== job 1881 ==
==> flow/design.v (excerpt) <==
module a_filter_reference_32x11(
    input [31:0] x_in,
    input clk,
    input [5:0] reset,
    output [31:0] y_out);
For scale: about 6400 cells after synthesis, roughly 540 flip-flops.
Settings: LEC_CHECK=0, CAP_MARGIN=20, CORE_MARGIN=2, CORE_UTILIZATION=72, CTS_CLUSTER_DIAMETER=222, MAX_ROUTING_LAYER=met4, PLACE_DENSITY_LB_ADDON=0.01, SETUP_SLACK_MARGIN=-0.42, SLEW_MARGIN=20; clock period 7.46 ns.
run.sh (not shown) runs the stock make flow with config.mk's settings and CLKGATE_MAP_FILE=.
Job 1881: complete, dirty (negative setup slack)
#### Input delta (job 5557 over job 1881)
- CTS_CLUSTER_DIAMETER: 222 -> unset
- CORE_UTILIZATION: 72 -> 40
- SETUP_SLACK_MARGIN: -0.42 -> unset
- PLACE_DENSITY_LB_ADDON: 0.01 -> unset
- MAX_ROUTING_LAYER: met4 -> unset
- the clock period (ns, I/O delays scaled along): 7.46 -> 8.86
==> results <==
Job 5557 did not stop at any stage, and its layout met the timing, DRC and antenna checks.
Compare job 1881 and job 5557 | initial antenna violation count lower: job 5557
Taking job 5557 over job 1881, the clock buffer instance count of the final layout ratio works out to 1.16.
Going from job 1881 to job 5557, die boundary height grows by about 34%.
The sequential share of layout area of job 5557 is higher than that of job 1881.
Number of buffers created by CTS is lower on job 1881
Total length of routed wires (job 1881 / job 5557): 1.12
Routing usage on met2, job 1881 and job 5557: higher on job 1881
Looking at uppermost metal layer occupied by signal nets, the met4 result is from job 1881; the met5 one comes from job 5557.

* * *

a_filter_reference_32x11 again, from the RTL that the note above started with.
clock: 7.08 ns
lec_check: 0
abc_area: 1
cap_margin: 30
core_aspect_ratio: 0.83
core_margin: 2
core_utilization: 71
cts_cluster_diameter: 242
cts_cluster_size: 39
gpl_routability_driven: 1
gpl_timing_driven: 1
max_routing_layer: met4
setup_slack_margin: -0.16
slew_margin: 20
The first run did not get past global routing (5_1_grt).
==> next run, changes <==
- ABC_AREA: 1 -> unset
- CORE_UTILIZATION: 71 -> 56
- CTS_CLUSTER_DIAMETER: 242 -> unset
- CTS_CLUSTER_SIZE: 39 -> unset
- GPL_ROUTABILITY_DRIVEN: 1 -> 0
- GPL_TIMING_DRIVEN: 1 -> 0
- MAX_ROUTING_LAYER: met4 -> unset
- clock period: 7.08 -> 6.45 ns (I/O delays scaled with it)
What happened: With this change the flow produced a layout that fails on negative setup slack; area after synthesis goes down by roughly a tenth; die size rises by roughly a tenth; synthesized cell count goes down by a quarter to a third.
==> next run, changes <==
- CAP_MARGIN: 30 -> 20
- CORE_ASPECT_RATIO: 0.83 -> unset
- CORE_UTILIZATION: 56 -> 28
- GPL_ROUTABILITY_DRIVEN: 0 -> unset
- GPL_TIMING_DRIVEN: 0 -> unset
- SETUP_SLACK_MARGIN: -0.16 -> unset
- clock period: 6.45 -> 8.86 ns (I/O delays scaled with it)
Now the flow produced a clean layout.
Wire length decreases by roughly a tenth.
Area after synthesis does not change.
Clock-buffer cell count decreases by 8.
==> next run, changes <==
- ABC_AREA: unset -> 1
- CORE_UTILIZATION: 28 -> 72
- PLACE_DENSITY_LB_ADDON: unset -> 0.06
- clock period: 8.86 -> 7.43 ns (I/O delays scaled with it)
After rerunning: With this change the flow stopped in global routing (5_1_grt), error GRT-0232; synthesized cell count rises by a quarter to a third; synthesized area rises by about a fifth; die area falls by well over a third.
==> next run, changes <==
- ABC_AREA: 1 -> unset
- CORE_UTILIZATION: 72 -> 59
- PLACE_DENSITY_LB_ADDON: 0.06 -> unset
- clock period: 7.43 -> 4.37 ns (I/O delays scaled with it)
What happened: The changed run ran to the end with violations: negative setup slack; die area came out higher by about 6.6%; area after synthesis falls by 13%; synthesized cell count is lower by about 26%.

* * *

Setup of build 85:
Starting RTL as in the previous note.
Settings: LEC_CHECK=0, ABC_AREA=1, CAP_MARGIN=30, CORE_ASPECT_RATIO=0.83, CORE_MARGIN=2, CORE_UTILIZATION=71, CTS_CLUSTER_DIAMETER=242, CTS_CLUSTER_SIZE=39, GPL_ROUTABILITY_DRIVEN=1, GPL_TIMING_DRIVEN=1, HOLD_SLACK_MARGIN=0.29, SETUP_SLACK_MARGIN=-0.16, SLEW_MARGIN=20; clock period 7.22 ns.
Status: build 85 FAILED at 5_1_grt (tool error)
> inputs changed (build 85 -> trial 52)
- HOLD_SLACK_MARGIN no longer set, was 0.29
- ABC_AREA no longer set, was 1
- CTS_CLUSTER_SIZE now 37, was 39
- MAX_ROUTING_LAYER now met4, previously not set
- CTS_CLUSTER_DIAMETER no longer set, was 242
- the clock period (ns, I/O delays scaled along) now 7.57, was 7.22
Findings:
The remaining runs in build 85 and trial 52 completed every stage, whereas build 85 halted early. Build 85 got as far as 5_1_grt, where a tool error ended the run. Trial 52: area of the core 12% below build 85. The lower register share after synthesis of build 85 and trial 52 is in build 85. Cmp build 85 and trial 52 / core utilization at floorplan / higher: build 85. Worst slack after detailed placement was higher in build 85 than in trial 52. Summary — height of the chip, trial 52 relative to build 85: lower, by 18 um. Against build 85 as the reference, trial 52 delivers a lower number of cells after detailed placement. Looking at area share of and/or/nand/nor cells after synthesis across build 85 and trial 52, the one that comes out lower is trial 52. Cmp build 85 and trial 52 / mean post-synth cell area / lower: build 85. Placed standard-cell area came out lower on trial 52 than on build 85. Trial 52 does better than build 85 on area after synthesis.

* * *

Setup of run A:
a_filter_reference_32x11 again, from the RTL that the note above started with.
Settings: LEC_CHECK=0, CAP_MARGIN=20, CORE_ASPECT_RATIO=1.1, CORE_MARGIN=2, CORE_UTILIZATION=40, GPL_ROUTABILITY_DRIVEN=0, GPL_TIMING_DRIVEN=0, HOLD_SLACK_MARGIN=0.23, SLEW_MARGIN=40; clock period 9.22 ns.
Run A finished every stage and its layout cleared the timing, DRC and antenna checks.
--- input diff run A..run B ---
Settings: setting SETUP_SLACK_MARGIN to 0.74 for the first time; removing HOLD_SLACK_MARGIN (formerly 0.23); setting CELL_PAD_IN_SITES_GLOBAL_PLACEMENT to 3 for the first time; setting MIN_ROUTING_LAYER to met2 for the first time; setting ABC_AREA to 1 for the first time; setting PLACE_DENSITY to 0.59 for the first time; setting CTS_CLUSTER_DIAMETER to 182 for the first time.
Notes after the runs:
Higher sum of buffers and inverters on the critical path among run A and run B: run B
The total number of vias reported for run B is greater than that of run A by about 90%.
Diff run A -> run B: number of inverters outside the clock class in the layout now larger, number of global-route vias before repair now larger, synthesis-to-finish area growth now larger.
The final worst hold slack in run B was lower than what run A gave.
Aggregate global-route resource usage (higher): run B
Diff run A -> run B: routed wire length moved up; post-synthesis xor/xnor area fraction moved down; yosys-reported design area after synthesis moved up.
## Diff of input files: run C against run B
Settings: CTS_CLUSTER_DIAMETER: 182 -> unset; CELL_PAD_IN_SITES_GLOBAL_PLACEMENT: 3 -> 2; ABC_AREA: 1 -> unset; GPL_ROUTABILITY_DRIVEN: 0 -> unset; SLEW_MARGIN: 40 -> 20; SETUP_SLACK_MARGIN: 0.74 -> unset; CORE_ASPECT_RATIO: 1.1 -> unset; GPL_TIMING_DRIVEN: 0 -> unset; PLACE_DENSITY: 0.59 -> unset; the clock period (ns, I/O delays scaled along): 9.22 -> 9.0.
[summary]
In the tables for run C and run B, depth of the worst register-to-register path reads lower with run B.
Run C vs run B: total standard cell area after synthesis down by more than 10%
What run D does differently from run C at the input level:
Settings: CORE_UTILIZATION changed from 40 to 66; MIN_ROUTING_LAYER removed (was met2); CELL_PAD_IN_SITES_GLOBAL_PLACEMENT removed (was 2); the clock period (ns, I/O delays scaled along) changed from 9.0 to 9.92.
## What came out
Cmp run D vs run C: routed via count lower in run D. Re share of flip-flops with an asynchronous set or reset after synthesis: no difference whatsoever between run C and run D.

* * *

Setup of yarrow:
Starting RTL as in the previous note.
clock: 9.22 ns
lec_check: 0
cap_margin: 20
cell_pad_in_sites_global_placement: 3
core_aspect_ratio: 1.1
core_margin: 2
core_utilization: 40
cts_cluster_diameter: 182
gpl_routability_driven: 0
gpl_timing_driven: 0
hold_slack_margin: 0.23
min_routing_layer: met2
place_density_lb_addon: 0.29
setup_slack_margin: 0.74
slew_margin: 40
The inputs of zinc differ from those of yarrow as listed below.
- GPL_ROUTABILITY_DRIVEN removed (was 0)
- HOLD_SLACK_MARGIN removed (was 0.23)
- MIN_ROUTING_LAYER removed (was met2)
- PLACE_DENSITY_LB_ADDON removed (was 0.29)
- GPL_TIMING_DRIVEN removed (was 0)
- CTS_CLUSTER_DIAMETER removed (was 182)
- SETUP_SLACK_MARGIN removed (was 0.74)
- CELL_PAD_IN_SITES_GLOBAL_PLACEMENT removed (was 3)
- CORE_ASPECT_RATIO removed (was 1.1)
- SLEW_MARGIN changed from 40 to 20
- CORE_UTILIZATION changed from 40 to 66
- the clock period (ns, I/O delays scaled along) changed from 9.22 to 7.43
[zinc] flow finished | final checks: failed | reasons: setup timing. Total of fill cells in the finished design: zinc < yarrow. Setup slack in zinc is smaller than in yarrow. met2 track demand over resource for zinc is higher than for yarrow.
Edits applied to the flow inputs when going from zinc to juniper:
- putting SETUP_SLACK_MARGIN at 2.51 where nothing was set
- swapping 66 for 40 in CORE_UTILIZATION
- swapping 7.43 for 8.86 in the clock period (ns, I/O delays scaled along)
Results
Both conditions hold for juniper: the flow ran to the end and the final layout passed the timing, DRC and antenna checks. In the tables for juniper and zinc, register-to-register slack reads lower with zinc. juniper ended up with sixth_stage.Samples_out[4] as its origin of the worst setup path; zinc ended up with sixth_stage.Samples_out[10]. Area taken by multi-input logic gates in juniper is 3100 um^2 above zinc. Re count of clock-buffer cells in the layout: juniper and zinc aren't equal, and the higher value belongs to juniper. juniper against zinc: detailed router's first-iteration violation count now sits lower, area of all placed cells without fillers grew by about 5%, wire length of the first global-routing pass increased by about 2.4% relative to the old numbers.
#### Input delta (fjord over juniper)
- SETUP_SLACK_MARGIN: 2.51 -> unset
- CORE_UTILIZATION: 40 -> 72
- PLACE_DENSITY: unset -> 0.38
- CTS_CLUSTER_SIZE: unset -> 95
- the clock period (ns, I/O delays scaled along): 8.86 -> 6.32
==> results <==
The remaining runs in juniper and fjord completed every stage, whereas fjord halted early.
Weighted congestion reported at the end of routability-driven placement (juniper / fjord): 0.924
Reported for juniper and fjord, post-synth tally of flip-flops with integrated enable turned out identical to the last digit.
Per the comparison of fjord with juniper, worst slack at placement saw a decrease; number of H-tree branching levels shows a reduction of 1; total cell area at the placement stage went up.
fjord against juniper: die area fell by about 44%; number of core rows fell by 35; total half-perimeter wirelength after legalization and detailed placement rose by 12%; floorplan core density rose by 33 points.

* * *

a_filter_reference_32x11 again, from the RTL that the note above started with.
==> flow/config.mk <==
export PLATFORM = sky130hd
export DESIGN_NAME = a_filter_reference_32x11
export DESIGN_NICKNAME = a_filter_reference_32x11
export VERILOG_FILES = /design/flow/design.v
export SDC_FILE = /design/flow/constraint.sdc
export NUM_CORES = 4
export LEC_CHECK = 0
export ABC_AREA = 1
export CAP_MARGIN = 20
export CORE_ASPECT_RATIO = 0.91
export CORE_MARGIN = 2
export CORE_UTILIZATION = 72
export CTS_CLUSTER_SIZE = 11
export SLEW_MARGIN = 20
==> flow/constraint.sdc <==
create_clock -name core_clock -period 8.54 [get_ports {clk}]
set_input_delay 1.7080 -clock core_clock [delete_from_list [all_inputs] [get_ports {clk}]]
set_output_delay 1.7080 -clock core_clock [all_outputs]
set_load 0.01 [all_outputs]
Next try:
- ABC_AREA: 1 -> default
- CORE_ASPECT_RATIO: 0.91 -> default
- CTS_CLUSTER_SIZE: 11 -> default
- PLACE_DENSITY_LB_ADDON: default -> 0.0
- clock period: 8.54 -> 8.38 ns (I/O delays scaled with it)
Outcome: With this change the flow finished but fails on setup timing. Via count came out lower by 28%. Area after synthesis came out lower by 13%. Final cell count came out lower by 23%.

* * *

a_filter_reference_32x11 again, from the RTL that the note above started with.
==> flow/config.mk <==
export PLATFORM = sky130hd
export DESIGN_NAME = a_filter_reference_32x11
export DESIGN_NICKNAME = a_filter_reference_32x11
export VERILOG_FILES = /design/flow/design.v
export SDC_FILE = /design/flow/constraint.sdc
export NUM_CORES = 4
export LEC_CHECK = 0
export ABC_AREA = 1
export CAP_MARGIN = 15
export CORE_ASPECT_RATIO = 0.83
export CORE_MARGIN = 2
export CORE_UTILIZATION = 46
export CTS_CLUSTER_SIZE = 85
export GPL_ROUTABILITY_DRIVEN = 0
export GPL_TIMING_DRIVEN = 1
export SETUP_SLACK_MARGIN = -0.16
export SLEW_MARGIN = 15
==> flow/constraint.sdc <==
create_clock -name core_clock -period 6.45 [get_ports {clk}]
set_input_delay 1.2900 -clock core_clock [delete_from_list [all_inputs] [get_ports {clk}]]
set_output_delay 1.2900 -clock core_clock [all_outputs]
set_load 0.01 [all_outputs]
The first run completed, yet does not pass: setup timing.
Next try:
==> flow/config.mk (replaced) <==
export PLATFORM = sky130hd
export DESIGN_NAME = a_filter_reference_32x11
export DESIGN_NICKNAME = a_filter_reference_32x11
export VERILOG_FILES = /design/flow/design.v
export SDC_FILE = /design/flow/constraint.sdc
export NUM_CORES = 4
export LEC_CHECK = 0
export CAP_MARGIN = 20
export CORE_MARGIN = 2
export CORE_UTILIZATION = 66
export SLEW_MARGIN = 20
==> flow/constraint.sdc (replaced) <==
create_clock -name core_clock -period 7.46 [get_ports {clk}]
set_input_delay 1.4920 -clock core_clock [delete_from_list [all_inputs] [get_ports {clk}]]
set_output_delay 1.4920 -clock core_clock [all_outputs]
set_load 0.01 [all_outputs]
Result: The changed run completed, yet does not pass: setup timing; cell count decreases by 31%; clock-buffer cell count decreases by 18; worst hold slack gains 0.030 ns; critical path depth increases by 3; first-iteration DRC count decreases by 70%; final area decreases by 19%; via count decreases by 28%; worst setup slack gains 0.33 ns; sequential share of layout area increases by 3.2 points; wire length decreases by 41%.
Next try:
--- a/flow/config.mk
+++ b/flow/config.mk
@@ -8,4 +8,5 @@
 export CAP_MARGIN = 20
+export CORE_ASPECT_RATIO = 0.91
 export CORE_MARGIN = 2
-export CORE_UTILIZATION = 66
+export CORE_UTILIZATION = 72
 export SLEW_MARGIN = 20
==> flow/constraint.sdc (replaced) <==
create_clock -name core_clock -period 7.5 [get_ports {clk}]
set_input_delay 1.5000 -clock core_clock [delete_from_list [all_inputs] [get_ports {clk}]]
set_output_delay 1.5000 -clock core_clock [all_outputs]
set_load 0.01 [all_outputs]
Result: The new run finished with setup timing left; worst hold slack loses 0.048 ns; cell count drops by 0.85%; die area decreases by 8.2%; area after synthesis stays the same; sequential cell count does not change; worst setup slack gets worse by 1.1 ns; count of clock-buffer cells in the layout came out higher by 3; non-clock buffer count fell by 8.
Next try:
--- a/flow/config.mk
+++ b/flow/config.mk
@@ -8,5 +8,6 @@
 export CAP_MARGIN = 20
-export CORE_ASPECT_RATIO = 0.91
 export CORE_MARGIN = 2
 export CORE_UTILIZATION = 72
+export MAX_ROUTING_LAYER = met4
+export PLACE_DENSITY = 0.67
 export SLEW_MARGIN = 20
==> flow/constraint.sdc (replaced) <==
create_clock -name core_clock -period 7.46 [get_ports {clk}]
set_input_delay 1.4920 -clock core_clock [delete_from_list [all_inputs] [get_ports {clk}]]
set_output_delay 1.4920 -clock core_clock [all_outputs]
set_load 0.01 [all_outputs]
What happened: The new run completed and failed the layout checks on setup timing. Clock skew fell by 0.056 ns. Design area is lower by 0.73%. Synthesized cell count stays the same.
Next try:
--- a/flow/config.mk
+++ b/flow/config.mk
@@ -7,2 +7,3 @@
 export LEC_CHECK = 0
+export ABC_AREA = 1
 export CAP_MARGIN = 20
@@ -10,4 +11,6 @@
 export CORE_UTILIZATION = 72
+export CTS_CLUSTER_SIZE = 90
 export MAX_ROUTING_LAYER = met4
 export PLACE_DENSITY = 0.67
+export SETUP_SLACK_MARGIN = 1.93
 export SLEW_MARGIN = 20
- The new run did not get past 5_1_grt, error ODB-0269
- synthesized area grows by 14%
- die size came out higher by 14%
- synthesized cell count is higher by 35%
